## design.v

```verilog
module control_unit (op, regdst, regwrite, branch, jump, memread, memtoreg, memwrite, aluop, aluscr);
	input[5:0] 	op;
  	output reg [1:0] regdst;
  	output reg regwrite;
	output reg branch;
	output reg jump;
	output reg memread;
  	output reg [1:0]memtoreg;
  	output reg memwrite;
	output reg [1:0] aluop;
	output reg aluscr;
	always @(*) begin
		branch 		<= 1'b0;
		jump 		<= 1'b0;
		memread 	<= 1'b0;
		memtoreg[1:0]	<= 2'b00;
		memwrite	<= 1'b0;
		aluop[1:0]	<= 2'b10;
		aluscr		<= 1'b0;
		regdst[1:0] <= 2'b01;
		regwrite	<= 1'b1;
		case(op)
			6'b10_0011: 
			begin  
				regdst[1:0]		<= 2'b00;
				memread     	<= 1'b1;
            aluop[1:0]		<= 2'b00;
				aluscr			<= 1'b1;
            memtoreg[1:0]	<= 2'b01;
			end
			6'b10_1011: 
			begin  
            aluop[1]	<= 1'b0;
				aluscr	<= 1'b1;
				memwrite <= 1'b1;
				regwrite	<= 1'b0;
			end
			6'b00_0100: 
			begin  
				branch		<= 1'b1;
				aluop[1:0]	<= 2'b01;
				regwrite		<= 1'b0;
			end
			6'b00_1000: 
			begin  
            regdst[1:0] <= 2'b00;
				aluop[1] 	<= 1'b0;
				aluscr   	<= 1'b1;
			end
			6'b00_0010: 
			begin  
			  jump		<= 1'b1;
			  regwrite	<= 1'b0;
			end
			6'b00_0011: 
			begin
			  jump 				<= 1'b1;
			  regdst[1:0]		<= 2'b10;
			  memtoreg[1:0]	<= 2'b10;
			end
			6'b00_0000: 
			begin  
			end
		endcase
	end
endmodule 
module aludec(func, aluop, alucontrol);
input   [5:0] func;
input   [1:0] aluop;
output reg [2:0] alucontrol;
always @(*)
begin
    case(aluop)
      2'b00: alucontrol <= 3'b010;   
      2'b01: alucontrol <= 3'b110;   
      default: case(func)           
          6'b100000: alucontrol <= 3'b010;  
          6'b100010: alucontrol <= 3'b110;  
          6'b100100: alucontrol <= 3'b000;  
          6'b100101: alucontrol <= 3'b001;  
          6'b101011: alucontrol <= 3'b111;  
          default:   alucontrol <= 3'b011;  
        endcase
    endcase
end
endmodule
module alu_mips(a, b, control, outalu, zero);
input [31:0] a, b;
input [2:0] control;
output reg [31:0] outalu;
output zero;
always@(*)
begin
	case(control)
		0 : outalu=a&b;
		1 : outalu= a|b;
		2 : outalu=a+b;
		6 : outalu=a-b;
		7 : outalu=a<b?1:0;
		12 : outalu=~(a|b);
		default : outalu=0;
	endcase
end
assign zero=outalu==0?1:0;
endmodule
module regmem(
	 clk,
    rst,
    rgr1,
    rgr2,
    write,
    rgw1,
    rgw1data,
    rg1data,
    rg2data
);
    input [4:0] rgr1;
    input [4:0] rgr2;
    input [4:0]     rgw1;
    input [31:0]  rgw1data;
    input clk;
    input rst;
    input write;
    output reg [31:0] rg1data;
    output reg [31:0] rg2data;
    reg [31:0] regMem [31:0];  
  always @(*)
  begin
    rg1data = regMem[rgr1];
    rg2data = regMem[rgr2];
  end
    integer i;
  always @(posedge clk)
    begin
        if(rst == 1'b1)
        begin 
            for( i = 0; i < 32; i = i + 1 )
                regMem[i] <= i;
        end
        else if(write == 1'b1 && rgw1 != 5'd0)  
            regMem[rgw1] <= rgw1data;
    end
endmodule
module sign_ex(in, out);
input [15:0] in;
output [31:0] out;
assign out = {{16{in[15]}}, in};
endmodule
module mux32_2to1 (out, in0, in1, sel);
	output reg  [31:0] out;
	input [31:0] in0;
	input [31:0] in1;
	input sel;
  	always @(*)
    begin
      if (sel == 0)
			out = in0;
      else
			out = in1;
    end
endmodule 
module mux32_3to1 (out, in0, in1, in2, sel);
  	output reg  [31:0] out;
	input [31:0] in0;
	input [31:0] in1;
	input [31:0] in2;
  	input [1:0] sel;
  	always @(*)
		 begin
			case (sel)
				2'b00: out = in0;
				2'b01: out = in1;
				2'b10: out = in2;
				default: out = in0;
			endcase
		 end
endmodule 
module mux5_3to1 (out, in0, in1, in2, sel);
	output reg  [4:0] out;
	input [4:0] in0;
	input [4:0] in1;
	input [4:0] in2;
  	input [1:0] sel;
  	always @(*)
	begin
		case (sel)
			2'b00: out = in0;
			2'b01: out = in1;
			2'b10: out = in2;
			default: out = in0;
		endcase
	end
endmodule 
module cpu (rst, clk, addr, instruction,
            dmem_addr, dmem_wdata, dmem_write, dmem_read, dmem_readdata);
  	  input rst,clk;
  	  output reg [31:0] addr;
	  input  [31:0] instruction;
	  output [31:0] dmem_addr;
	  output [31:0] dmem_wdata;
	  output dmem_write, dmem_read;
	  input  [31:0] dmem_readdata;
	  wire [1:0] cu_regdst;
	  wire cu_jump, cu_branch, cu_memread;
	  wire [1:0] cu_memtoreg;
	  wire [1:0] cu_aluop;
	  wire cu_memwrite, cu_aluscr, cu_regwrite;
	  wire [4:0] mux1_regwrite;
	  wire [31:0] memdata;
	  wire [31:0] reg_readdata1, reg_readdata2;
	  wire [31:0] signext_out;
	  wire [31:0] mux2_out;
	  wire [31:0] alu_out;
	  wire alu_zero;
	  wire [2:0] aluctrl_out;
	  wire [31:0] dmem_readdata;
	  wire bBranch;
     wire [31:0] j_addr;
     wire [31:0] next_pc;
    wire [31:0] pc;
	 always @(posedge clk)
		if (rst)
			addr <= 32'h00000000;
		else
			addr <= next_pc;
    parameter ra_addr = 5'b11111;
    assign pc = addr + 4;
    control_unit contrlu (instruction[31:26], cu_regdst, cu_regwrite, cu_branch, cu_jump, cu_memread, cu_memtoreg, cu_memwrite, cu_aluop, cu_aluscr);
    mux5_3to1 mux01 (mux1_regwrite, instruction[20:16], instruction[15:11], ra_addr, cu_regdst[1:0]);
    regmem rmem (.clk(clk), .rst(rst), .rgr1(instruction[25:21]), .rgr2(instruction[20:16]), .write(cu_regwrite),
                 .rgw1(mux1_regwrite), .rgw1data(memdata), .rg1data(reg_readdata1), .rg2data(reg_readdata2));
    aludec aluctrl (instruction[5:0], cu_aluop, aluctrl_out);
    sign_ex signext (instruction[15:0], signext_out[31:0]);
    mux32_2to1 mux02 (mux2_out, reg_readdata2, signext_out, cu_aluscr);
    alu_mips ALU (reg_readdata1, mux2_out, aluctrl_out, alu_out, alu_zero);
    assign dmem_addr  = alu_out;
    assign dmem_wdata = reg_readdata2;
    assign dmem_write = cu_memwrite;
    assign dmem_read  = cu_memread;
    mux32_3to1 memmux(memdata, alu_out, dmem_readdata, pc, cu_memtoreg);
    and AND1(bBranch, cu_branch, alu_zero );
    wire [31:0] branch_shiftl2_result;
    wire [31:0] b_addr;
    wire [31:0] mux04_result;
    assign branch_shiftl2_result = signext_out << 2;
    assign b_addr = pc + branch_shiftl2_result;
    assign j_addr = {pc[31:28], instruction[25:0], 2'b00};
    mux32_2to1 mux04 (mux04_result, pc, b_addr, bBranch);
    mux32_2to1 mux05 (next_pc, mux04_result, j_addr, cu_jump);
endmodule
```

## run.sh

```bash
#!/bin/bash
# the make line also repeats each setting of config.mk as NAME=value (left out here)
make -C /OpenROAD-flow-scripts/flow DESIGN_CONFIG=/design/flow/config.mk WORK_HOME=/design/flow/orfs CLKGATE_MAP_FILE= finish
```

## config.mk

```make
export PLATFORM = sky130hd
export DESIGN_NAME = cpu
export DESIGN_NICKNAME = cpu
export VERILOG_FILES = /design/flow/design.v
export SDC_FILE = /design/flow/constraint.sdc
export NUM_CORES = 4
export LEC_CHECK = 0
export CAP_MARGIN = 20
export CORE_MARGIN = 2
export CORE_UTILIZATION = 62
export SLEW_MARGIN = 20
```

## constraint.sdc

```tcl
create_clock -name core_clock -period 10.3 [get_ports {clk}]
set_input_delay 2.0600 -clock core_clock [delete_from_list [all_inputs] [get_ports {clk}]]
set_output_delay 2.0600 -clock core_clock [all_outputs]
set_load 0.01 [all_outputs]
```

==> results.tsv, run 1 <==
metric	value	unit
numSynthFlops	1054	
cpLargestDelayFamily	AND-OR/OR-AND gates	
power	11.59	mW
slowest_stage	mux4_2	
period_used_share	0.9818	
core_area	97990	um^2
wire_per_inst	35.47	um
worstSkewPairLatency	0.73	ns
grt_usage	0.4375	
root_buffer	clkbuf_16	
synth_area_leader_cell	edfxtp_1	
powerSeq	4.97	mW
yosys_most_used_dff	edfxtp_1	
vias	45570	
cts-buffers-inserted	110	
aoi_share	0.05736	
relSlewSlack	0.2599	
setup.worst_path.start	instruction[17]	
nets	5025	
ys_seq_share	0.5131	
cp.depth	21	
cp-start-kind	primary input	
yosys_area	61100	um^2
seqPwrFrac	0.429	
worst_pin_slew	1.106	ns
totalWireLength	220.0	mm
r2r_end	addr[18]$_SDFF_PP0_	
p_sw	3.534	mW
ios	164	
ys_types	86	
setup_viol	0	
p_leak	24.29	nW
pre_cts_ws	0.05066	ns
h-tree-depth	3	
swShare	0.3050	
synth_top_area_share	0.5033	
synth_simple_gate_area_share	0.1105	
port_buffers	161	
drv_cap	0	
grt_pass1_vias	44590	
maxSlewViolCount	0	
fp-utilization	0.6235	
setup.worst_path.end	dmem_addr[28]	
outcome	complete, no violations	
row_count	115	
netlist_top_cells_area	edfxtp_1 (50%), mux4_2 (23%), nor2_1 (6.5%), ha_1 (2.7%), clkbuf_1 (2.2%)	
p_int	8.054	mW
overflow	0	
worst-path-buf-inv	5	
crit_type	in -> out	
fin_skew	0.06486	ns
crit_arrival	8.05	ns
grt_max_degree	57	
worst_slack	0.1871	ns
syn_to_final_growth	13.06	%
ys_cells	4660	
first_pass_iters	6	
cts_tree	done	
die_h	317.9	um
drtAntennaViolNets	0	
fillers	6749	
regToRegSetupSlack	2.81	ns
dpl.hpwl	140.0	mm
antenna_found_initial	4	
power.group.top	sequential cells	
die_x	317.9	um
powerComb	2.74	mW
hp-class	reg -> reg	
slowest_delay	0.54	ns
viasPerCell	7.344	
ys_sh_mux	0.2469	
warnings	97	
hold_viol_final	0	
p_clk_frac	0.335	
xor_area_frac	0.009748	
timing.rr.start	rmem.regMem[31][0]$_SDFFCE_PN1P_	
path_cells	buf_8, buf_4, mux4_2, mux4_2, nand2_1, nand3_1, o21ai_0, inv_1, fa_1, a211o_1, a311oi_1, buf_4, o31a_1, o32a_1, and2_1, and3_1, nor2_1, a211oi_2, o22ai_1, a211o_1, clkdlybuf4s50_1	
synthCells	4660	
syn_area_per_cell	13.11	um^2
fmax	98.88	MHz
p_clk	3.88	mW
yosys_warnings	8	
pwr-share-comb	0.236	
end_kind	output port	
top_logic_kind	multiplexers	
min-delay-start	addr[31]$_SDFF_PP0_	
tns	0	ns
clk_pin_slew	0.07	ns
p_per_area	167.8	nW/um^2
syn_area	61100	um^2
yosysMostFrequentCell	nor2_1	
drc	0	
chipArea	101100	um^2
clockBufferDepth	3	
edf_count	1024	
hold_depth	3	
min_to	addr[31]$_SDFF_PP0_	
cts_sinks	1054	
timing.final.crit_period	10.11	ns
grt_pass1_wl	313.4	mm
adder_share	0.02781	
grt_setup_unrepaired	false	
crit_fanout	46	
post-route-util	0.7050	
synth-async-reset-ratio	0	
ff2ff_path_depth	25	
ir_drop	154.5	uV
common_cells	nor2_1 (1,056), edfxtp_1 (1,024), mux4_2 (620)	
required	8.24	ns
place_congestion	1.016	
first_iter_violations	7330	
==> metrics by stage <==
step | cell area (um^2) | hold WS [ns] | std cells
after floorplan | 61220 | 0.6577 | 4693
after global placement | 65520 | 0.6403 | 5998
after detailed placement | 65520 | 0.6554 | 5998
after CTS | 68970 | 0.6730 | 6198
after global routing | 69070 | 0.7513 | 6201
final | 69080 | 0.6773 | 6204
==> what timing repair did <==
action,CTS,global route
endpoints found under the setup margin,1,9
buffers inserted,0,2
hold buffers,0,0
pin swaps,0,2
gates resized,1,17
==> per-layer routing <==
| layer | vias to the layer above | track usage | share of wire |
|---|---|---|---|
| li1 | 18130 | - | - |
| met1 | 22710 | 0.5926 | 0.34 |
| met2 | 3981 | 0.6465 | 0.44 |
| met3 | 737 | 0.1016 | 0.14 |
| met4 | 2 | 0.2796 | 0.076 |
| met5 | - | 0 | 0.000045 |
==> cell type report <==
type | count | area [um^2] | share of cell area
Clock inverter | 65 | 553.0 | 0.008006
Multi-Input combinational cell | 3090 | 28090 | 0.4067
Inverter | 116 | 461.7 | 0.006684
Timing Repair Buffer | 453 | 4110 | 0.05950
Tap cell | 1287 | 1610 | 0.02331
Antenna cell | 4 | 10.01 | 0.0001449
Clock buffer | 135 | 2889 | 0.04182
Sequential cell | 1054 | 31350 | 0.4538
==> inputs of run 2 (changes only) <==
Settings changed: CORE_UTILIZATION 62 to 58, CTS_CLUSTER_SIZE set to 61.
Clock period 10.3 ns to 5.69 ns, I/O delays scaled along.
==> run 2 against run 1 <==
- power rose by 100%
- largest power group unchanged
- synthesized cell count did not move
- die area rose by 6.8%
- largest cell class unchanged
- clock skew fell by 0.017 ns
- clock-buffer cell count decreased by 4
- register-to-register slack got worse by 4.0 ns
- global-route usage is 2.1 points higher
- now fails the layout checks on negative setup slack
==> results.tsv, run 2 <==
metric	value	unit	change
so_faults	negative setup slack		
warnings	100		+3.1%
cts-buffers-inserted	107		-2.7%
r2r_end	addr[8]$_SDFF_PP0_		
timing.final.crit_period	7.257	ns	
cts_sinks	1054		unchanged
seqPwrFrac	0.381		-0.048
p_int	16.44	mW	+100%
die_x	328.6	um	+3.3%
drtAntennaViolNets	0		unchanged
ys_seq_share	0.5131		unchanged
pwr-share-comb	0.303		+0.067
synth-async-reset-ratio	0		unchanged
yosys_warnings	8		unchanged
cp-start-kind	primary input		
overflow	0		unchanged
cpLargestDelayFamily	AND-OR/OR-AND gates		
hp-class	reg -> reg		
p_clk_frac	0.316		-0.019
clk_pin_slew	0.06	ns	about the same
place_area	71010	um^2	+8.4%
p_leak	29.22	nW	+20%
place_congestion	1.006		-1.1%
powerSeq	9.01	mW	+81%
power.group.top	sequential cells		
numSynthFlops	1054		unchanged
worst-path-buf-inv	7		+2
syn_area_per_cell	13.11	um^2	unchanged
setup.worst_path.end	dmem_addr[24]		
drc	0		unchanged
ys_types	86		unchanged
chipArea	108000	um^2	+6.8%
synth_simple_gate_area_share	0.1105		unchanged
p_clk	7.49	mW	+93%
viasPerCell	7.137		-2.8%
min-delay-start	addr[31]$_SDFF_PP0_		
antenna_found_initial	5		+1
outcome	finished with violations		
ctsHoldBuffers	0		unchanged
tns	-287.55	ns	-287.55 ns
aoi_share	0.05736		unchanged
ys_cells	4660		unchanged
root_buffer	clkbuf_16		
worst_pin_slew	1.072	ns	-0.03378 ns
vias	49960		+9.6%
fp-utilization	0.5829		-0.04064
fin_skew	0.04738	ns	-0.01748 ns
core_area	104800	um^2	+7.0%
timing.rr.start	rmem.regMem[21][0]$_SDFFCE_PN1P_		
period_used_share	1.275		+0.2935
slowest_stage	mux4_2		
cts_tree	done		
nets	5716		+14%
syn_area	61100	um^2	unchanged
yosys_most_used_dff	edfxtp_1		
combGateArea	30310	um^2	+7.9%
ios	164		unchanged
first_iter_violations	8025		+9.5%
synth_area_leader_cell	edfxtp_1		
p_sw	7.226	mW	+100%
clockBufferDepth	3		unchanged
regToRegSetupSlack	-1.18	ns	-3.99 ns
synth_top_area_share	0.5033		unchanged
adder_share	0.02781		unchanged
wire_per_inst	35.66	um	+0.55%
crit_fanout	5		-89%
syn_to_final_growth	29.32	%	
ys_sh_mux	0.2469		unchanged
flop_area	31350	um^2	unchanged
min_to	addr[31]$_SDFF_PP0_		
required	4.55	ns	-3.69 ns
grt_setup_unrepaired	true		
grt_max_degree	45		-21%
xor_area_frac	0.009748		unchanged
row_count	119		+3.5%
netlist_top_cells_area	edfxtp_1 (50%), mux4_2 (23%), nor2_1 (6.5%), ha_1 (2.7%), clkbuf_1 (2.2%)		
top_logic_kind	multiplexers		
grt_pass1_vias	48560		+8.9%
met2_usage	0.6666		+0.02006
fin_area	79010	um^2	+14%
ff2ff_path_depth	30		+20%
edf_count	1024		unchanged
totalWireLength	249.6	mm	+13%
post-route-util	0.7537		+0.04879
crit_arrival	6.12	ns	-1.93 ns
common_cells	nor2_1 (1,056), edfxtp_1 (1,024), mux4_2 (620)		
dpl.hpwl	161.6	mm	+15%
grt_usage	0.4585		+0.02091
end_kind	output port		
first_pass_iters	8		+2
setup_viol	620		+620
relSlewSlack	0.2840		+0.02409
yosysMostFrequentCell	nor2_1		
crit_type	in -> out		
h-tree-depth	3		unchanged
worstSkewPairLatency	0.75	ns	+0.02 ns
die_h	328.6	um	+3.3%
setup.worst_path.start	instruction[16]		
path_cells	buf_16, buf_6, mux4_2, mux4_2, mux2_4, nand2b_4, o21ai_4, inv_2, ha_4, fa_2, a211o_1, a311oi_2, buf_4, o31a_1, o32a_1, buf_4, nand4_1, a311oi_2, buf_4, a21oi_2, o31ai_2, xnor2_1, o221ai_2, buf_2		
hold_viol_final	0		unchanged
synthCells	4660		unchanged
grtUsageMet3	0.1701		+0.06847
use_met1	0.5933		+0.0007045
ir_drop	317.3	uV	+110%
drv_cap	0		unchanged
yosys_area	61100	um^2	unchanged
fmax	137.8	MHz	
swShare	0.3053		+0.0003631
slowest_delay	0.54	ns	about the same
cpMostUsedCell	buf_4		
maxSlewViolCount	0		unchanged
grt_pass1_wl	345.5	mm	+10%
grt_busiest_layer	met2		
powerComb	7.17	mW	+160%
p_per_area	299.5	nW/um^2	+79%
cp.depth	24		+14%
fillers	6681		-1.0%
hold_depth	3		unchanged
worst_slack	-1.567	ns	-1.754 ns
port_buffers	161		unchanged
## run 2: metrics by stage
stage | hold WS, ns | setup slack (ns) | total power, mW | cells
after global routing | 0.7790 | -1.735 | 24.17 | 6997
after global placement | 0.6599 | -2.053 | 14.96 | 6621
after floorplan | 0.6627 | -1.429 | 12.03 | 4693
final | 0.7136 | -1.567 | 23.67 | 7000
after detailed placement | 0.6667 | -2.110 | 15.00 | 6621
after CTS | 0.6755 | -1.555 | 23.01 | 6924
## run 2: what timing repair did
item,CTS,global route
pin swaps,126,124
hold endpoints to repair,0,0
setup endpoints to repair,730,689
gates resized,448,262
gates cloned,9,10
buffers inserted,102,75
## run 2: area by class of cell
type / instances / area share
inverters: 116 / 0.005638
clock inverters: 68 / 0.01080
multi-input cells: 3090 / 0.3836
repair buffers: 1147 / 0.1455
diodes: 3 / 0.00009502
flip-flops and latches: 1054 / 0.3968
clock buffers: 131 / 0.03557
well taps: 1391 / 0.02203
## run 2: layer usage
metal / up-vias / wire length (um)
met1: 24820 / 82610
met3: 1008 / 40060
met5: - / 123
li1: 19540 / -
met4: 12 / 18430
met2: 4579 / 108400
==> inputs of run 3 (changes only) <==
Settings changed: CELL_PAD_IN_SITES_GLOBAL_PLACEMENT set to 0, CORE_UTILIZATION 58 to 65, CTS_CLUSTER_DIAMETER set to 360, CTS_CLUSTER_SIZE 61 to unset, GPL_ROUTABILITY_DRIVEN set to 1, GPL_TIMING_DRIVEN set to 0, HOLD_SLACK_MARGIN set to 0.13, MAX_ROUTING_LAYER set to met4.
Clock period 5.69 ns to 15.2 ns, I/O delays scaled along.
==> run 3 against run 2 <==
- still fails the layout checks on negative setup slack
- largest cell class unchanged
- critical path type unchanged
- largest power group unchanged
- non-clock buffer count shrank 541
- final area shrank 13%
- synthesized area unchanged
- clock-buffer cell count is 6 lower
- utilization down 1.8 points
==> results.tsv, run 3 <==
metric	value	unit	change
outcome	finished with violations		
so_faults	negative setup slack		
slowest_delay	0.99	ns	+0.45 ns
root_buffer	clkbuf_16		
die_x	310.6	um	-5.5%
dpl.hpwl	179.1	mm	+11%
cts_sinks	1054		unchanged
hp-class	reg -> reg		
ios	164		unchanged
seqPwrFrac	0.420		+0.039
cts_tree	done		
xor_area_frac	0.009748		unchanged
grt_pass1_vias	48140		-0.87%
numSynthFlops	1054		unchanged
first_pass_iters	11		+3
clockBufferDepth	3		unchanged
fp-utilization	0.6556		+0.07275
power.group.top	sequential cells		
hold_viol_final	0		unchanged
relSlewSlack	0.08504		-0.1989
ys_seq_share	0.5131		unchanged
vias	50250		+0.57%
power	8.031	mW	-66%
cpLargestDelayFamily	buffers and inverters		
edf_count	1024		unchanged
yosys_warnings	8		unchanged
min-delay-start	addr[31]$_SDFF_PP0_		
p_leak	23.72	nW	-19%
pre_cts_ws	-0.1526	ns	+1.957 ns
worst_slack	-0.1494	ns	+1.417 ns
period_used_share	1.010		-0.2655
p_sw	2.591	mW	-64%
powerComb	1.93	mW	-73%
post-route-util	0.7357		-0.01807
crit_fanout	10		+5
warnings	97		-3.0%
common_cells	nor2_1 (1,056), edfxtp_1 (1,024), mux4_2 (620)		
drtAntennaViolNets	0		unchanged
ys_sh_mux	0.2469		unchanged
chipArea	96460	um^2	-11%
crit_type	in -> out		
synth_simple_gate_area_share	0.1105		unchanged
viasPerCell	7.922		+11%
fin_skew	0.04350	ns	-0.003888 ns
syn_to_final_growth	12.21	%	
timing.rr.start	rmem.regMem[31][15]$_SDFFCE_PN0P_		
synthCells	4660		unchanged
drv_cap	0		unchanged
setup_viol	1		-99.8%
required	12.16	ns	+7.61 ns
setup.worst_path.end	dmem_addr[31]		
port_buffers	155		-3.7%
ys_cells	4660		unchanged
yosysMostFrequentCell	nor2_1		
p_int	5.440	mW	-67%
worst-path-buf-inv	6		-1
place_congestion	1.113		+11%
cp.depth	20		-17%
yosys_area	61100	um^2	unchanged
grt_max_degree	33		-27%
post_cts_buffers	0		-100%
adder_share	0.02781		unchanged
cp-start-kind	primary input		
synth_top_area_share	0.5033		unchanged
maxSlewViolCount	0		unchanged
grt_usage	0.5519		+0.09347
ff2ff_path_depth	18		-40%
antenna_found_initial	17		+12
nets	5175		-9.5%
h-tree-depth	3		unchanged
row_count	112		-5.9%
netlist_top_cells_area	edfxtp_1 (50%), mux4_2 (23%), nor2_1 (6.5%), ha_1 (2.7%), clkbuf_1 (2.2%)		
hold_depth	3		unchanged
drc	0		unchanged
totalWireLength	259.6	mm	+4.0%
combGateArea	28040	um^2	-7.5%
p_clk	2.72	mW	-64%
aoi_share	0.05736		unchanged
fin_area	68560	um^2	-13%
flop_area	31350	um^2	unchanged
path_cells	clkdlybuf4s50_1, clkbuf_1, clkbuf_2, clkbuf_1, mux4_2, mux4_2, mux2_2, o21ai_0, ha_1, clkbuf_1, nor2_1, nor4b_1, nand3_1, a21oi_1, o41ai_1, o41ai_1, a221oi_1, o221a_1, o221ai_1, clkdlybuf4s50_1		
place_area	64910	um^2	-8.6%
whs	0.6790	ns	-0.03465 ns
synth-async-reset-ratio	0		unchanged
pwr-share-comb	0.241		-0.062
cpMostUsedCell	clkbuf_1		
fmax	65.15	MHz	
swShare	0.3226		+0.01729
p_clk_frac	0.339		+0.023
syn_area	61100	um^2	unchanged
grt_setup_unrepaired	false		
setup.worst_path.start	instruction[17]		
end_kind	output port		
timing.final.crit_period	15.35	ns	
wire_per_inst	40.93	um	+15%
powerSeq	3.38	mW	-62%
r2r_end	rmem.regMem[11][29]$_SDFFCE_PN0P_		
yosys_most_used_dff	edfxtp_1		
crit_arrival	12.31	ns	+6.19 ns
cts-buffers-inserted	107		unchanged
min_to	addr[31]$_SDFF_PP0_		
p_per_area	117.1	nW/um^2	-61%
die_h	310.6	um	-5.5%
ir_drop	136.0	uV	-57%
ys_types	86		unchanged
syn_area_per_cell	13.11	um^2	unchanged
top_logic_kind	multiplexers		
slowest_stage	clkbuf_1		
first_iter_violations	10800		+35%
clk_pin_slew	0.06	ns	about the same
synth_area_leader_cell	edfxtp_1		
fillers	6132		-8.2%
core_area	93190	um^2	-11%
overflow	0		unchanged
grt_pass1_wl	355.3	mm	+2.8%
worstSkewPairLatency	0.74	ns	about the same
worst_pin_slew	1.372	ns	+0.3000 ns
regToRegSetupSlack	6.84	ns	+8.02 ns
## run 3: area by class of cell
type / instances / area share
flip-flops and latches: 1054 / 0.4573
multi-input cells: 3090 / 0.4090
clock inverters: 69 / 0.01068
repair buffers: 173 / 0.02613
inverters: 116 / 0.006351
well taps: 1254 / 0.02289
plain buffers: 433 / 0.02628
clock buffers: 125 / 0.04035
diodes: 29 / 0.001059
## run 3: repair_timing
action	4_1_cts	5_1_grt
hold buffers	0	0
endpoints found under the setup margin	1	1
gates resized	3	15
## run 3: per-layer routing
layer  track usage  up-vias  routed length (um)
met4        0.3909        0               25390
met2        0.7444     5907              106700
met1        0.6232    24150               76380
met3        0.2981     1701               51150
met5             -        -                   0
li1              -    18490                   -
## run 3: metrics by stage
| stage | TNS [ns] | std cells |
|---|---|---|
| finish | -0.1494 | 6343 |
| CTS | 0 | 6312 |
| floorplan | 0 | 4693 |
| global placement | -0.6676 | 6102 |
| global route | 0 | 6336 |
| detailed placement | -0.1526 | 6118 |
==> inputs of run 4 (changes only) <==
Settings changed: CELL_PAD_IN_SITES_GLOBAL_PLACEMENT 0 to unset, CORE_UTILIZATION 65 to 66, CTS_CLUSTER_DIAMETER 360 to unset, CTS_CLUSTER_SIZE set to 52, GPL_ROUTABILITY_DRIVEN 1 to unset, GPL_TIMING_DRIVEN 0 to unset, HOLD_SLACK_MARGIN 0.13 to unset, MAX_ROUTING_LAYER met4 to unset.
Clock period 15.2 ns to 6.07 ns, I/O delays scaled along.
==> run 4 against run 3 <==
- the layout still fails its checks (negative setup slack)
- non-clock buffer count is 485 higher
- register-to-register slack worse by 7.5 ns
- die area is 1.5% lower
- global-route usage fell by 0.85 points
- sequential share of layout area is 4.9 points lower
- critical path type unchanged
- highest routed layer is now met5
- via count grew 4.4%
- combinational power grew to 3.3 times the previous value
- largest cell class unchanged
==> results.tsv, run 4 <==
metric	value	unit	change
port_buffers	161		+3.9%
slowest_delay	0.59	ns	-0.40 ns
crit_arrival	6.21	ns	-6.10 ns
worst_pin_slew	1.042	ns	-0.3307 ns
grt_pass1_wl	359.8	mm	+1.3%
yosys_most_used_dff	edfxtp_1		
cpLargestDelayFamily	AND-OR/OR-AND gates		
slowest_stage	mux4_2		
pwr-share-comb	0.301		+0.060
outcome	finished with violations		
overflow	0		unchanged
adder_share	0.02781		unchanged
synth-async-reset-ratio	0		unchanged
grt_usage	0.5435		-0.008467
relSlewSlack	0.3055		+0.2205
top_logic_kind	multiplexers		
cts_sinks	1054		unchanged
vias	52460		+4.4%
edf_count	1024		unchanged
power	21.44	mW	+170%
p_sw	6.833	mW	+160%
grt_setup_unrepaired	true		
ys_seq_share	0.5131		unchanged
hold_depth	3		unchanged
cts_tree	done		
hold_viol_final	0		unchanged
dpl.hpwl	153.8	mm	-14%
h-tree-depth	3		unchanged
grt_pass1_vias	52270		+8.6%
ctsHoldBuffers	0		unchanged
viasPerCell	7.792		-1.6%
yosys_area	61100	um^2	unchanged
cp-start-kind	primary input		
so_faults	negative setup slack		
cp.depth	27		+35%
totalWireLength	257.8	mm	-0.71%
first_iter_violations	10220		-5.4%
p_clk_frac	0.303		-0.036
die_x	308.3	um	-0.75%
die_h	308.3	um	-0.75%
maxSlewViolCount	0		unchanged
period_used_share	1.223		+0.2127
powerComb	6.45	mW	+230%
ios	164		unchanged
place_congestion	1.040		-6.6%
drtAntennaViolNets	0		unchanged
clockBufferDepth	3		unchanged
seqPwrFrac	0.396		-0.024
required	4.86	ns	-7.30 ns
chipArea	95020	um^2	-1.5%
min_to	addr[31]$_SDFF_PP0_		
antenna_found_initial	9		-8
place_area	70250	um^2	+8.2%
pre_cts_ws	-1.867	ns	-1.714 ns
ys_types	86		unchanged
worstSkewPairLatency	0.75	ns	about the same
ir_drop	327.6	uV	+140%
powerSeq	8.49	mW	+150%
nets	5658		+9.3%
setup.worst_path.start	instruction[16]		
timing.final.crit_period	7.421	ns	
p_leak	28.50	nW	+20%
whs	0.6792	ns	+0.0002290 ns
netlist_top_cells_area	edfxtp_1 (50%), mux4_2 (23%), nor2_1 (6.5%), ha_1 (2.7%), clkbuf_1 (2.2%)		
hp-class	reg -> reg		
ys_cells	4660		unchanged
end_kind	output port		
core_area	91660	um^2	-1.6%
dp.cells	6394		+4.5%
worst-path-buf-inv	12		+6
regToRegSetupSlack	-0.66	ns	-7.50 ns
r2r_end	addr[18]$_SDFF_PP0_		
power.group.top	sequential cells		
synth_area_leader_cell	edfxtp_1		
grt_max_degree	47		+42%
drc	0		unchanged
synth_top_area_share	0.5033		unchanged
min-delay-start	addr[31]$_SDFF_PP0_		
warnings	100		+3.1%
fmax	134.8	MHz	
xor_area_frac	0.009748		unchanged
ys_sh_mux	0.2469		unchanged
setup_viol	332		+331
synthCells	4660		unchanged
fin_area	76720	um^2	+12%
swShare	0.3186		-0.004004
fillers	4418		-28%
p_per_area	279.5	nW/um^2	+140%
syn_to_final_growth	25.57	%	
ff2ff_path_depth	28		+10
setup.worst_path.end	dmem_addr[28]		
cpMostUsedCell	buf_4		
root_buffer	clkbuf_16		
numSynthFlops	1054		unchanged
post-route-util	0.8370		+0.1013
common_cells	nor2_1 (1,056), edfxtp_1 (1,024), mux4_2 (620)		
crit_type	in -> out		
syn_area	61100	um^2	unchanged
fp-utilization	0.6665		+0.01092
p_int	14.61	mW	+170%
p_clk	6.50	mW	+140%
clk_pin_slew	0.06	ns	about the same
aoi_share	0.05736		unchanged
wire_per_inst	38.29	um	-6.4%
syn_area_per_cell	13.11	um^2	unchanged
fin_cells	6732		+6.1%
drv_cap	0		unchanged
row_count	111		-0.89%
crit_fanout	6		-4
first_pass_iters	8		-3
timing.rr.start	rmem.regMem[23][9]$_SDFFCE_PN0P_		
tns	-97.15	ns	-97.00 ns
synth_simple_gate_area_share	0.1105		unchanged
yosysMostFrequentCell	nor2_1		
fin_skew	0.04120	ns	-0.002298 ns
cts-buffers-inserted	104		-2.8%
yosys_warnings	8		unchanged
worst_slack	-1.351	ns	-1.201 ns
[run 4: what timing repair did]
item,in CTS,in global routing
pin swaps,84,72
setup endpoints to repair,385,431
gates cloned,12,3
gates resized,377,144
buffers inserted,94,51
[run 4: metal layers]
metal  up-vias  part of all wire  GRT usage
met2      6325              0.42     0.7853
li1      19420                 -          -
met1     24710              0.29     0.6423
met3      1995              0.17     0.2154
met5         -           0.00045   0.003618
met4         6              0.11     0.4545
[run 4: cell type report]
| cell class | instances | area (um^2) | area share |
|---|---|---|---|
| repair buffers | 1091 | 10610 | 0.1382 |
| clock inverters | 62 | 565.5 | 0.007372 |
| multi-input cells | 3090 | 29520 | 0.3848 |
| inverters | 116 | 464.2 | 0.006051 |
| clock buffers | 125 | 2703 | 0.03523 |
| flip-flops and latches | 1054 | 31350 | 0.4086 |
| well taps | 1186 | 1484 | 0.01934 |
| repair inverters | 1 | 8.758 | 0.0001142 |
| diodes | 7 | 17.52 | 0.0002283 |
==> inputs of run 5 (changes only) <==
Settings changed: CAP_MARGIN 20 to 5, CORE_ASPECT_RATIO set to 0.5, CORE_UTILIZATION 66 to 65, CTS_CLUSTER_SIZE 52 to 61, MAX_ROUTING_LAYER set to met4, PLACE_DENSITY_LB_ADDON set to 0.01, SETUP_SLACK_MARGIN set to 1.44.
Clock period 6.07 ns to 5.69 ns, I/O delays scaled along.
==> run 5 against run 4 <==
- the run now fails in global routing (5_1_grt)
- synthesized cell count is the same
- die area is 1.7% higher
- synthesized area is the same
==> results.tsv, run 5 <==
metric	value	unit	change
ys_sh_mux	0.2469		unchanged
row_count	79		-29%
chipArea	96610	um^2	+1.7%
synth_top_area_share	0.5033		unchanged
yosys_area	61100	um^2	unchanged
synthCells	4660		unchanged
yosys_warnings	8		unchanged
aoi_share	0.05736		unchanged
h-tree-depth	3		unchanged
cts-buffers-inserted	90		-13%
synth-async-reset-ratio	0		unchanged
die_h	220.8	um	-28%
outcome	aborted with a tool error		
ios	164		unchanged
core_area	93010	um^2	+1.5%
synth_area_leader_cell	edfxtp_1		
cts_sinks	1054		unchanged
die_x	437.6	um	+42%
dpl.hpwl	171.0	mm	+11%
syn_area	61100	um^2	unchanged
common_cells	nor2_1 (1,056), edfxtp_1 (1,024), mux4_2 (620)		
port_buffers	161		unchanged
place_congestion	1.050		+1.0%
clockBufferDepth	3		unchanged
lastStage	global routing (5_1_grt)		
ys_cells	4660		unchanged
numSynthFlops	1054		unchanged
synth_simple_gate_area_share	0.1105		unchanged
adder_share	0.02781		unchanged
root_buffer	clkbuf_16		
fp-utilization	0.6569		-0.009675
top_logic_kind	multiplexers		
xor_area_frac	0.009748		unchanged
edf_count	1024		unchanged
yosys_most_used_dff	edfxtp_1		
syn_area_per_cell	13.11	um^2	unchanged
yosysMostFrequentCell	nor2_1		
netlist_top_cells_area	edfxtp_1 (50%), mux4_2 (23%), nor2_1 (6.5%), ha_1 (2.7%), clkbuf_1 (2.2%)		
ys_seq_share	0.5131		unchanged
ys_types	86		unchanged
[run 5: timing repair]
item,in CTS
buffers inserted,139
gates cloned,11
hold endpoints to repair,0
resized,537
hold buffers,0
setup endpoints to repair,1276
pin swaps,113
[run 5: metrics by stage]
stage	total power, mW	area [um^2]	utilization	cells	worst slack, ns
3_3_place_gp	15.02	71030	0.7637	6530	-2.118
4_1_cts	22.40	77290	0.8310	6848	-1.424
3_5_place_dp	15.19	71030	0.7637	6530	-2.157
2_1_floorplan	12.03	61740	-	4693	-1.429
==> inputs of run 6 (changes only) <==
Settings changed: CAP_MARGIN 5 to 10, CELL_PAD_IN_SITES_DETAIL_PLACEMENT set to 0, CELL_PAD_IN_SITES_GLOBAL_PLACEMENT set to 1, CORE_ASPECT_RATIO 0.5 to unset, CORE_UTILIZATION 65 to 72, CTS_CLUSTER_SIZE 61 to 32, GPL_ROUTABILITY_DRIVEN set to 1, MAX_ROUTING_LAYER met4 to unset, MIN_ROUTING_LAYER set to met1, PLACE_DENSITY set to 0.65, PLACE_DENSITY_LB_ADDON 0.01 to unset, SETUP_SLACK_MARGIN 1.44 to 1.27, TNS_END_PERCENT set to 10.
Clock period 5.69 ns to 5.55 ns, I/O delays scaled along.
==> run 6 against run 5 <==
- the flow again stops in global routing (5_1_grt)
- die area is 9.7% lower
- synthesized area unchanged
- synthesized cell count is the same
==> results.tsv, run 6 <==
metric	value	unit	change
dp.cells	6320		-3.2%
core_area	83820	um^2	-9.9%
synth_top_area_share	0.5033		unchanged
ios	164		unchanged
die_h	295.3	um	+34%
dpl.hpwl	164.1	mm	-4.1%
cts-buffers-inserted	106		+18%
common_cells	nor2_1 (1,056), edfxtp_1 (1,024), mux4_2 (620)		
synth-async-reset-ratio	0		unchanged
adder_share	0.02781		unchanged
aoi_share	0.05736		unchanged
overflow	729		
grt_usage	0.8821		
place_congestion	1.094		+4.2%
synthCells	4660		unchanged
yosys_warnings	8		unchanged
yosysMostFrequentCell	nor2_1		
die_x	295.3	um	-33%
yosys_most_used_dff	edfxtp_1		
synth_simple_gate_area_share	0.1105		unchanged
ys_cells	4660		unchanged
port_buffers	161		unchanged
edf_count	1024		unchanged
syn_area_per_cell	13.11	um^2	unchanged
chipArea	87200	um^2	-9.7%
ys_types	86		unchanged
syn_area	61100	um^2	unchanged
fp-utilization	0.7289		+0.07204
pre_cts_ws	-2.141	ns	+0.01628 ns
synth_area_leader_cell	edfxtp_1		
lastStage	global routing (5_1_grt)		
error	[ERROR GRT-0116] Global routing finished with congestion. Check the congestion regions in the DRC Viewer.		
ys_seq_share	0.5131		unchanged
ys_sh_mux	0.2469		unchanged
yosys_area	61100	um^2	unchanged
ctsHoldBuffers	0		unchanged
cts_sinks	1054		unchanged
clockBufferDepth	3		unchanged
h-tree-depth	3		unchanged
top_logic_kind	multiplexers		
root_buffer	clkbuf_16		
xor_area_frac	0.009748		unchanged
place_area	70150	um^2	-1.2%
outcome	aborted with a tool error		
numSynthFlops	1054		unchanged
netlist_top_cells_area	edfxtp_1 (50%), mux4_2 (23%), nor2_1 (6.5%), ha_1 (2.7%), clkbuf_1 (2.2%)		
row_count	106		+34%
run 6: repair_timing:
action,in CTS
resized,467
setup buffers,140
cloned,15
setup endpoints to repair,1662
pin swaps,114
run 6: metal layers:
metal / overflow / global-route usage
met1: 42 / 0.8749
met5: 11 / 0.6308
met3: 45 / 0.8104
met2: 358 / 0.9738
met4: 273 / 0.8745
==> inputs of run 7 (changes only) <==
Settings changed: CAP_MARGIN 10 to 20, CELL_PAD_IN_SITES_DETAIL_PLACEMENT 0 to unset, CELL_PAD_IN_SITES_GLOBAL_PLACEMENT 1 to unset, CORE_UTILIZATION 72 to 65, CTS_CLUSTER_SIZE 32 to 61, GPL_ROUTABILITY_DRIVEN 1 to unset, MIN_ROUTING_LAYER met1 to unset, PLACE_DENSITY 0.65 to unset, PLACE_DENSITY_LB_ADDON set to 0.01, SETUP_SLACK_MARGIN 1.27 to 1.44, TNS_END_PERCENT 10 to unset.
Clock period 5.55 ns to 5.69 ns, I/O delays scaled along.
==> run 7 against run 6 <==
- now fails the layout checks on negative setup slack
- die area grew 11%
- synthesized cell count is the same
- synthesized area is the same
==> results.tsv, run 7 <==
metric	value	unit	change
outcome	finished with violations		
so_faults	negative setup slack		
xor_area_frac	0.009748		unchanged
ys_cells	4660		unchanged
vias	55010		
relSlewSlack	0.2591		
timing.final.crit_period	7.300	ns	
min_to	addr[31]$_SDFF_PP0_		
worstSkewPairLatency	0.77	ns	
power.group.top	sequential cells		
cts_sinks	1054		unchanged
place_congestion	1.072		-2.0%
min-delay-start	addr[31]$_SDFF_PP0_		
yosysMostFrequentCell	nor2_1		
drv_cap	0		
worst_pin_slew	1.110	ns	
regToRegSetupSlack	-1.05	ns	
drc	0		
cp.depth	24		
netlist_top_cells_area	edfxtp_1 (50%), mux4_2 (23%), nor2_1 (6.5%), ha_1 (2.7%), clkbuf_1 (2.2%)		
clockBufferDepth	3		unchanged
cts-buffers-inserted	105		-0.94%
viasPerCell	8.033		
setup.worst_path.end	dmem_addr[25]		
drtAntennaViolNets	0		
top_logic_kind	multiplexers		
synth-async-reset-ratio	0		unchanged
aoi_share	0.05736		unchanged
cts_tree	done		
ys_types	86		unchanged
crit_type	in -> out		
grt_max_degree	37		
ff2ff_path_depth	31		
ys_sh_mux	0.2469		unchanged
ys_seq_share	0.5131		unchanged
end_kind	output port		
timing.rr.start	rmem.regMem[5][0]$_SDFFCE_PN1P_		
antenna_found_initial	19		
place_area	70740	um^2	+0.84%
pre_cts_ws	-2.156	ns	-0.01542 ns
dpl.hpwl	157.7	mm	-3.9%
p_leak	29.08	nW	
yosys_area	61100	um^2	unchanged
grt_pass1_vias	52540		
syn_area	61100	um^2	unchanged
chipArea	96460	um^2	+11%
overflow	0		
slowest_stage	mux4_2		
path_cells	buf_16, buf_16, buf_12, buf_4, mux4_2, mux4_2, mux2_4, nand2b_4, o21ai_4, inv_1, ha_1, nor2b_1, o21ai_1, a21oi_2, a211oi_2, buf_4, a21oi_4, buf_6, or3_4, a221oi_4, mux2i_1, nand3_1, buf_6, buf_6		
root_buffer	clkbuf_16		
grt_usage	0.5360		
row_count	112		+5.7%
fin_cells	6848		
fmax	137.0	MHz	
first_iter_violations	12460		
cp-start-kind	primary input		
clk_pin_slew	0.07	ns	
die_h	310.6	um	+5.2%
p_per_area	304.0	nW/um^2	
syn_area_per_cell	13.11	um^2	unchanged
cpMostUsedCell	buf_6		
grt_pass1_wl	363.9	mm	
synth_simple_gate_area_share	0.1105		unchanged
h-tree-depth	3		unchanged
hp-class	reg -> reg		
powerComb	7.35	mW	
numSynthFlops	1054		unchanged
totalWireLength	278.5	mm	
p_sw	7.670	mW	
ios	164		unchanged
setup.worst_path.start	instruction[16]		
whs	0.6868	ns	
first_pass_iters	17		
common_cells	nor2_1 (1,056), edfxtp_1 (1,024), mux4_2 (620)		
p_clk_frac	0.312		
yosys_warnings	8		unchanged
worst-path-buf-inv	9		
ctsHoldBuffers	0		unchanged
crit_fanout	6		
yosys_most_used_dff	edfxtp_1		
powerSeq	9.08	mW	
tns	-250.94	ns	
warnings	98		
nets	5690		
cpLargestDelayFamily	multiplexers		
fp-utilization	0.6556		-0.07328
die_x	310.6	um	+5.2%
synthCells	4660		unchanged
hold_viol_final	0		
post-route-util	0.8426		
crit_arrival	6.16	ns	
syn_to_final_growth	28.52	%	
worst_slack	-1.610	ns	
pwr-share-comb	0.308		
fin_skew	0.04761	ns	
fin_area	78520	um^2	
grt_setup_unrepaired	true		
power	23.87	mW	
p_int	16.20	mW	
period_used_share	1.283		
synth_top_area_share	0.5033		unchanged
maxSlewViolCount	0		
core_area	93190	um^2	+11%
seqPwrFrac	0.380		
ir_drop	348.0	uV	
swShare	0.3213		
slowest_delay	0.56	ns	
r2r_end	addr[2]$_SDFF_PP0_		
hold_depth	3		
adder_share	0.02781		unchanged
setup_viol	621		
synth_area_leader_cell	edfxtp_1		
p_clk	7.44	mW	
dp.cells	6464		+2.3%
edf_count	1024		unchanged
port_buffers	161		unchanged
wire_per_inst	40.67	um	
required	4.55	ns	
run 7: layer usage:
metal	track usage	vias to the layer above	routed length [um]
li1	-	19510	-
met2	0.7619	7197	114900
met1	0.6303	25680	76050
met5	0.002964	-	512
met4	0.4312	21	33500
met3	0.2443	2606	53560
run 7: area by class of cell:
class / instances / area, um^2
antenna: 14 / 35.03
clock buffer: 123 / 2738
clock inverter: 74 / 785.8
fill: 4376 / 14670
inverter: 116 / 440.4
multi-input combinational: 3090 / 30110
sequential: 1054 / 31350
tap: 1254 / 1569
timing repair buffer: 1123 / 11500
run 7: timing repair:
item	CTS	global route
gates resized	378	279
setup endpoints to repair	1087	1503
setup buffers	89	56
gates cloned	14	14
pin swaps	95	74
==> inputs of run 8 (changes only) <==
Settings changed: CAP_MARGIN 20 to 10, CORE_UTILIZATION 65 to 72, CTS_CLUSTER_DIAMETER set to 338, CTS_CLUSTER_SIZE 61 to 96, PLACE_DENSITY set to 0.36, PLACE_DENSITY_LB_ADDON 0.01 to unset, SETUP_SLACK_MARGIN 1.44 to unset, TNS_END_PERCENT set to 5.
Clock period 5.69 ns to 5.75 ns, I/O delays scaled along.
==> run 8 against run 7 <==
- the flow now stops in global routing (5_1_grt)
- die area down 9.6%
- synthesized area unchanged
- synthesized cell count unchanged
==> results.tsv, run 8 <==
metric	value	unit	change
outcome	aborted with a tool error		
lastStage	global routing (5_1_grt)		
error	[ERROR GRT-0116] Global routing finished with congestion. Check the congestion regions in the DRC Viewer.		
cts_sinks	1054		unchanged
adder_share	0.02781		unchanged
yosys_most_used_dff	edfxtp_1		
ys_seq_share	0.5131		unchanged
chipArea	87200	um^2	-9.6%
place_congestion	1.049		-2.1%
synth_area_leader_cell	edfxtp_1		
edf_count	1024		unchanged
synth_simple_gate_area_share	0.1105		unchanged
aoi_share	0.05736		unchanged
fp-utilization	0.7289		+0.07328
common_cells	nor2_1 (1,056), edfxtp_1 (1,024), mux4_2 (620)		
cts-buffers-inserted	14		-87%
clockBufferDepth	3		unchanged
die_h	295.3	um	-4.9%
synthCells	4660		unchanged
top_logic_kind	multiplexers		
die_x	295.3	um	-4.9%
syn_area_per_cell	13.11	um^2	unchanged
h-tree-depth	1		-2
netlist_top_cells_area	edfxtp_1 (50%), mux4_2 (23%), nor2_1 (6.5%), ha_1 (2.7%), clkbuf_1 (2.2%)		
grt_usage	0.8045		
dpl.hpwl	185.7	mm	+18%
core_area	83820	um^2	-10%
overflow	225		
yosys_area	61100	um^2	unchanged
synth-async-reset-ratio	0		unchanged
synth_top_area_share	0.5033		unchanged
row_count	106		-5.4%
ys_types	86		unchanged
syn_area	61100	um^2	unchanged
ys_cells	4660		unchanged
root_buffer	clkbuf_16		
ys_sh_mux	0.2469		unchanged
yosys_warnings	8		unchanged
port_buffers	161		unchanged
pre_cts_ws	-2.180	ns	-0.02341 ns
numSynthFlops	1054		unchanged
dp.cells	6364		-1.5%
yosysMostFrequentCell	nor2_1		
ios	164		unchanged
xor_area_frac	0.009748		unchanged
run 8: layer usage:
metal | GRT overflow | track usage
met1 | 4 | 0.8080
met2 | 104 | 0.9339
met3 | 13 | 0.6894
met4 | 103 | 0.7779
met5 | 1 | 0.4850
run 8: what timing repair did:
| item | CTS |
|---|---|
| setup endpoints to repair | 711 |
| setup buffers | 107 |
| pin swaps | 103 |
| hold endpoints to repair | 0 |
| hold buffers | 0 |
| cloned | 7 |
| gates resized | 427 |
run 8: stage by stage:
step / area (um^2) / TNS, ns / power, mW
3_5_place_dp: 70400 / -935.72 / 14.92
3_3_place_gp: 70400 / -728.57 / 14.61
2_1_floorplan: 61670 / -536.07 / 11.88
4_1_cts: 73230 / -145.72 / 17.99
==> inputs of run 9 (changes only) <==
Settings changed: CELL_PAD_IN_SITES_DETAIL_PLACEMENT set to 0, CELL_PAD_IN_SITES_GLOBAL_PLACEMENT set to 1, CTS_CLUSTER_DIAMETER 338 to unset, CTS_CLUSTER_SIZE 96 to 32, GPL_ROUTABILITY_DRIVEN set to 1, MIN_ROUTING_LAYER set to met1, PLACE_DENSITY 0.36 to 0.65, SETUP_SLACK_MARGIN set to -0.48, TNS_END_PERCENT 5 to 10.
Clock period 5.75 ns to 6.66 ns, I/O delays scaled along.
==> run 9 against run 8 <==
- the run again fails in global routing (5_1_grt)
- synthesized cell count did not move
- die area did not move
- synthesized area did not move
==> results.tsv, run 9 <==
metric	value	unit	change
outcome	aborted with a tool error		
synth_simple_gate_area_share	0.1105		unchanged
ys_sh_mux	0.2469		unchanged
synth-async-reset-ratio	0		unchanged
ys_seq_share	0.5131		unchanged
h-tree-depth	3		+2
place_congestion	1.106		+5.4%
xor_area_frac	0.009748		unchanged
synth_top_area_share	0.5033		unchanged
row_count	106		unchanged
edf_count	1024		unchanged
fp-utilization	0.7289		unchanged
netlist_top_cells_area	edfxtp_1 (50%), mux4_2 (23%), nor2_1 (6.5%), ha_1 (2.7%), clkbuf_1 (2.2%)		
chipArea	87200	um^2	unchanged
lastStage	global routing (5_1_grt)		
grt_usage	0.8877		
die_x	295.3	um	unchanged
synthCells	4660		unchanged
yosys_area	61100	um^2	unchanged
yosys_most_used_dff	edfxtp_1		
ys_cells	4660		unchanged
numSynthFlops	1054		unchanged
aoi_share	0.05736		unchanged
yosysMostFrequentCell	nor2_1		
core_area	83820	um^2	unchanged
cts_sinks	1054		unchanged
place_area	69660	um^2	-1.0%
die_h	295.3	um	unchanged
adder_share	0.02781		unchanged
syn_area_per_cell	13.11	um^2	unchanged
yosys_warnings	8		unchanged
synth_area_leader_cell	edfxtp_1		
root_buffer	clkbuf_16		
error	[ERROR GRT-0232] Routing congestion too high. Check the congestion heatmap in the GUI.		
ios	164		unchanged
overflow	544		
syn_area	61100	um^2	unchanged
top_logic_kind	multiplexers		
cts-buffers-inserted	105		+91
ys_types	86		unchanged
port_buffers	161		unchanged
clockBufferDepth	3		unchanged
common_cells	nor2_1 (1,056), edfxtp_1 (1,024), mux4_2 (620)		
dpl.hpwl	165.5	mm	-11%
==> run 9: per-stage QoR <==
step / TNS (ns) / hold WS (ns) / utilization / std cells / worst slack [ns]
CTS: -32.64 / 0.7461 / 0.8856 / 6488 / -1.017
detailed placement: -238.32 / 0.6765 / 0.8311 / 6248 / -1.455
global placement: -178.50 / 0.6660 / 0.8311 / 6248 / -1.390
floorplan: -66.02 / 0.6627 / - / 4693 / -0.7298
==> run 9: timing repair <==
action / 4_1_cts
buffers inserted: 40
gates cloned: 8
pin swaps: 45
endpoints found under the setup margin: 57
hold buffers: 0
resized: 171
==> run 9: metal layers <==
layer | GRT overflow | track usage
met4 | 209 | 0.8861
met1 | 42 | 0.8861
met3 | 41 | 0.8190
met2 | 241 | 0.9667
met5 | 11 | 0.6535
==> inputs of run 10 (changes only) <==
Settings changed: CAP_MARGIN 10 to 20, CELL_PAD_IN_SITES_DETAIL_PLACEMENT 0 to unset, CELL_PAD_IN_SITES_GLOBAL_PLACEMENT 1 to unset, CTS_CLUSTER_DIAMETER set to 91, CTS_CLUSTER_SIZE 32 to 52, GPL_ROUTABILITY_DRIVEN 1 to unset, MIN_ROUTING_LAYER met1 to unset, PLACE_DENSITY 0.65 to unset, PLACE_DENSITY_LB_ADDON set to 0.03, SETUP_SLACK_MARGIN -0.48 to 1.74, TNS_END_PERCENT 10 to 35.
Clock period 6.66 ns to 6.07 ns, I/O delays scaled along.
==> run 10 against run 9 <==
- the run again fails in global routing (5_1_grt)
- synthesized cell count unchanged
- die area unchanged
- synthesized area unchanged
==> results.tsv, run 10 <==
metric	value	unit	change
ys_types	86		unchanged
ys_sh_mux	0.2469		unchanged
synth_simple_gate_area_share	0.1105		unchanged
ios	164		unchanged
core_area	83820	um^2	unchanged
ctsHoldBuffers	0		unchanged
yosys_area	61100	um^2	unchanged
row_count	106		unchanged
port_buffers	161		unchanged
numSynthFlops	1054		unchanged
fp-utilization	0.7289		unchanged
synthCells	4660		unchanged
synth_top_area_share	0.5033		unchanged
common_cells	nor2_1 (1,056), edfxtp_1 (1,024), mux4_2 (620)		
yosysMostFrequentCell	nor2_1		
root_buffer	clkbuf_16		
edf_count	1024		unchanged
lastStage	global routing (5_1_grt)		
adder_share	0.02781		unchanged
chipArea	87200	um^2	unchanged
h-tree-depth	1		-2
error	[ERROR GRT-0116] Global routing finished with congestion. Check the congestion regions in the DRC Viewer.		
syn_area_per_cell	13.11	um^2	unchanged
syn_area	61100	um^2	unchanged
clockBufferDepth	3		unchanged
outcome	aborted with a tool error		
ys_cells	4660		unchanged
grt_usage	0.8339		
yosys_most_used_dff	edfxtp_1		
die_x	295.3	um	unchanged
place_congestion	1.034		-6.5%
synth_area_leader_cell	edfxtp_1		
place_area	70020	um^2	+0.51%
cts_sinks	1054		unchanged
dpl.hpwl	181.6	mm	+9.7%
ys_seq_share	0.5131		unchanged
top_logic_kind	multiplexers		
overflow	278		
dp.cells	6308		+0.96%
die_h	295.3	um	unchanged
aoi_share	0.05736		unchanged
yosys_warnings	8		unchanged
cts-buffers-inserted	31		-70%
netlist_top_cells_area	edfxtp_1 (50%), mux4_2 (23%), nor2_1 (6.5%), ha_1 (2.7%), clkbuf_1 (2.2%)		
synth-async-reset-ratio	0		unchanged
xor_area_frac	0.009748		unchanged
## run 10: through the flow
| step | utilization | setup slack (ns) |
|---|---|---|
| CTS | 0.8957 | -1.342 |
| detailed placement | 0.8353 | -2.164 |
| floorplan | - | -1.137 |
| global placement | 0.8353 | -1.937 |
## run 10: repair_timing
action | in CTS
pin swaps | 119
gates resized | 553
setup endpoints to repair | 1919
gates cloned | 24
buffers inserted | 142
## run 10: routing by layer
layer,GRT overflow,track usage
met1,10,0.8280
met4,133,0.8340
met3,11,0.7379
met2,119,0.9464
met5,5,0.5116
==> inputs of run 11 (changes only) <==
Settings changed: CORE_UTILIZATION 72 to 71, CTS_CLUSTER_DIAMETER 91 to 361, CTS_CLUSTER_SIZE 52 to 61, PLACE_DENSITY_LB_ADDON 0.03 to 0.01, SETUP_SLACK_MARGIN 1.74 to 1.77.
Clock period 6.07 ns to 5.97 ns, I/O delays scaled along.
==> run 11 against run 10 <==
- the flow again stops in global routing (5_1_grt)
- synthesized cell count is the same
- synthesized area is the same
- die area grew 1.4%
==> results.tsv, run 11 <==
metric	value	unit	change
adder_share	0.02781		unchanged
fp-utilization	0.7164		-0.01248
yosysMostFrequentCell	nor2_1		
grt_usage	0.8565		
synth-async-reset-ratio	0		unchanged
chipArea	88410	um^2	+1.4%
outcome	aborted with a tool error		
synth_area_leader_cell	edfxtp_1		
syn_area_per_cell	13.11	um^2	unchanged
overflow	248		
numSynthFlops	1054		unchanged
root_buffer	clkbuf_16		
die_h	297.3	um	+0.69%
ys_cells	4660		unchanged
clockBufferDepth	3		unchanged
common_cells	nor2_1 (1,056), edfxtp_1 (1,024), mux4_2 (620)		
row_count	107		+0.94%
yosys_area	61100	um^2	unchanged
yosys_warnings	8		unchanged
aoi_share	0.05736		unchanged
lastStage	global routing (5_1_grt)		
netlist_top_cells_area	edfxtp_1 (50%), mux4_2 (23%), nor2_1 (6.5%), ha_1 (2.7%), clkbuf_1 (2.2%)		
ys_seq_share	0.5131		unchanged
place_congestion	1.021		-1.3%
synth_simple_gate_area_share	0.1105		unchanged
error	[ERROR GRT-0232] Routing congestion too high. Check the congestion heatmap in the GUI.		
syn_area	61100	um^2	unchanged
h-tree-depth	1		unchanged
synthCells	4660		unchanged
synth_top_area_share	0.5033		unchanged
ys_sh_mux	0.2469		unchanged
dpl.hpwl	175.5	mm	-3.4%
die_x	297.3	um	+0.69%
ctsHoldBuffers	0		unchanged
xor_area_frac	0.009748		unchanged
port_buffers	161		unchanged
ios	164		unchanged
cts_sinks	1054		unchanged
top_logic_kind	multiplexers		
cts-buffers-inserted	21		-32%
yosys_most_used_dff	edfxtp_1		
edf_count	1024		unchanged
ys_types	86		unchanged
core_area	85280	um^2	+1.7%
==> run 11: per-layer routing <==
layer	GRT usage	overflow
met5	0.5887	5
met4	0.8665	113
met3	0.7723	16
met2	0.9576	101
met1	0.8429	13
==> run 11: repair_timing <==
item / 4_1_cts
buffers inserted: 110
gates resized: 469
gates cloned: 16
endpoints found under the setup margin: 1659
pin swaps: 107
endpoints found under the hold margin: 0
==> run 11: stage by stage <==
| step | std cells | setup WS [ns] | total power, mW | util | area (um^2) |
|---|---|---|---|---|---|
| after floorplan | 4693 | -1.220 | 11.44 | - | 61600 |
| after global placement | 6325 | -1.980 | 14.06 | 0.8233 | 70210 |
| after detailed placement | 6325 | -2.087 | 14.30 | 0.8233 | 70210 |
| after CTS | 6480 | -1.403 | 17.57 | 0.8649 | 73760 |
==> inputs of run 12 (changes only) <==
Settings changed: ABC_AREA set to 1, CAP_MARGIN 20 to 30, CELL_PAD_IN_SITES_DETAIL_PLACEMENT set to 2, CELL_PAD_IN_SITES_GLOBAL_PLACEMENT set to 2, CORE_ASPECT_RATIO set to 0.96, CORE_UTILIZATION 71 to 43, CTS_CLUSTER_DIAMETER 361 to 287, CTS_CLUSTER_SIZE 61 to 46, GPL_ROUTABILITY_DRIVEN set to 1, GPL_TIMING_DRIVEN set to 1, MAX_ROUTING_LAYER set to met4, MIN_ROUTING_LAYER set to met2, PLACE_DENSITY_LB_ADDON 0.01 to 0.07, SETUP_SLACK_MARGIN 1.77 to 1.27, SLEW_MARGIN 20 to 30, TNS_END_PERCENT 35 to 10.
Clock period 5.97 ns to 7.75 ns, I/O delays scaled along.
==> run 12 against run 11 <==
- the flow again stops in global routing (5_1_grt)
- synthesized cell count grew 67%
- synthesized area rose by 3.8%
- die area increased by 70%
==> results.tsv, run 12 <==
metric	value	unit	change
pre_cts_ws	-0.3839	ns	+1.703 ns
grt_usage	1.031		
ctsHoldBuffers	0		unchanged
xor_area_frac	0.006908		-0.002840
root_buffer	clkbuf_16		
netlist_top_cells_area	edfxtp_1 (49%), nor2_1 (11%), o21ai_0 (8.0%), nand2_1 (5.9%), clkbuf_1 (3.5%)		
syn_area	63400	um^2	+3.8%
edf_count	1024		unchanged
ys_sh_mux	0		-0.2469
place_congestion	1.064		+4.2%
place_area	72910	um^2	+3.8%
dp.cells	10040		+59%
aoi_share	0.1969		+0.1395
die_h	380.2	um	+28%
synth_top_area_share	0.4850		-0.01825
yosysMostFrequentCell	nor2_1		
fp-utilization	0.4314		-0.2850
ios	164		unchanged
error	[ERROR GRT-0116] Global routing finished with congestion. Check the congestion regions in the DRC Viewer.		
h-tree-depth	1		unchanged
chipArea	150500	um^2	+70%
ys_cells	7787		+67%
cts_sinks	1054		unchanged
outcome	aborted with a tool error		
synth_simple_gate_area_share	0.2084		+0.09787
ys_seq_share	0.4945		-0.01860
adder_share	0.02680		-0.001008
cts-buffers-inserted	26		+24%
lastStage	global routing (5_1_grt)		
core_area	146900	um^2	+72%
ys_types	56		-35%
top_logic_kind	simple AND/OR/NAND/NOR gates		
synth_area_leader_cell	edfxtp_1		
numSynthFlops	1054		unchanged
yosys_area	63400	um^2	+3.8%
yosys_most_used_dff	edfxtp_1		
port_buffers	161		unchanged
syn_area_per_cell	8.141	um^2	-38%
die_x	395.9	um	+33%
synthCells	7787		+67%
row_count	138		+29%
yosys_warnings	8		unchanged
common_cells	nor2_1 (1,913), edfxtp_1 (1,024), o21ai_0 (1,014)		
dpl.hpwl	258.6	mm	+47%
clockBufferDepth	3		unchanged
overflow	5297		
synth-async-reset-ratio	0		unchanged
-- run 12: timing repair --
item | 4_1_cts
buffers inserted | 153
pin swaps | 197
gates cloned | 54
gates resized | 711
setup endpoints to repair | 86
hold endpoints to repair | 0
-- run 12: layer usage --
layer	overflow	track usage
met1	-	-
met2	1164	1.005
met3	3229	1.107
met4	904	0.9621
met5	-	-
==> inputs of run 13 (changes only) <==
Settings changed: ABC_AREA 1 to unset, CAP_MARGIN 30 to 20, CELL_PAD_IN_SITES_DETAIL_PLACEMENT 2 to unset, CELL_PAD_IN_SITES_GLOBAL_PLACEMENT 2 to unset, CORE_ASPECT_RATIO 0.96 to unset, CORE_UTILIZATION 43 to 72, CTS_CLUSTER_DIAMETER 287 to 361, CTS_CLUSTER_SIZE 46 to 61, GPL_ROUTABILITY_DRIVEN 1 to unset, GPL_TIMING_DRIVEN 1 to unset, MAX_ROUTING_LAYER met4 to unset, MIN_ROUTING_LAYER met2 to unset, PLACE_DENSITY_LB_ADDON 0.07 to 0.01, SETUP_SLACK_MARGIN 1.27 to -0.35, SLEW_MARGIN 30 to 20, TNS_END_PERCENT 10 to 35.
Clock period 7.75 ns to 6.38 ns, I/O delays scaled along.
==> run 13 against run 12 <==
- synthesized area is 3.6% lower
- synthesized cell count down 40%
- the run again fails in global routing (5_1_grt)
- die area down 42%
==> results.tsv, run 13 <==
metric	value	unit	change
yosys_area	61100	um^2	-3.6%
die_x	295.3	um	-25%
common_cells	nor2_1 (1,056), edfxtp_1 (1,024), mux4_2 (620)		
pre_cts_ws	-1.737	ns	-1.353 ns
ys_types	86		+54%
aoi_share	0.05736		-0.1395
dp.cells	6299		-37%
ys_sh_mux	0.2469		+0.2469
core_area	83820	um^2	-43%
ys_seq_share	0.5131		+0.01860
h-tree-depth	1		unchanged
synth_top_area_share	0.5033		+0.01825
row_count	106		-23%
yosys_most_used_dff	edfxtp_1		
outcome	aborted with a tool error		
ctsHoldBuffers	0		unchanged
synth-async-reset-ratio	0		unchanged
lastStage	global routing (5_1_grt)		
place_area	69970	um^2	-4.0%
clockBufferDepth	3		unchanged
root_buffer	clkbuf_16		
ios	164		unchanged
chipArea	87200	um^2	-42%
syn_area_per_cell	13.11	um^2	+61%
fp-utilization	0.7289		+0.2975
port_buffers	161		unchanged
synth_simple_gate_area_share	0.1105		-0.09787
cts-buffers-inserted	21		-19%
die_h	295.3	um	-22%
dpl.hpwl	172.7	mm	-33%
yosysMostFrequentCell	nor2_1		
netlist_top_cells_area	edfxtp_1 (50%), mux4_2 (23%), nor2_1 (6.5%), ha_1 (2.7%), clkbuf_1 (2.2%)		
edf_count	1024		unchanged
synthCells	4660		-40%
xor_area_frac	0.009748		+0.002840
top_logic_kind	multiplexers		
syn_area	61100	um^2	-3.6%
yosys_warnings	8		unchanged
numSynthFlops	1054		unchanged
synth_area_leader_cell	edfxtp_1		
cts_sinks	1054		unchanged
ys_cells	4660		-40%
place_congestion	1.033		-3.0%
adder_share	0.02781		+0.001008
run 13: timing repair:
| item | in CTS |
|---|---|
| pin swaps | 83 |
| buffers inserted | 106 |
| gates resized | 302 |
| endpoints found under the hold margin | 0 |
| cloned | 5 |
| endpoints found under the setup margin | 63 |
run 13: through the flow:
step | hold slack, ns | utilization
after CTS | 0.6825 | 0.8625
after global placement | 0.6473 | 0.8348
after floorplan | 0.6627 | -
after detailed placement | 0.6550 | 0.8348
Power is estimated from default activity; no workload was simulated.
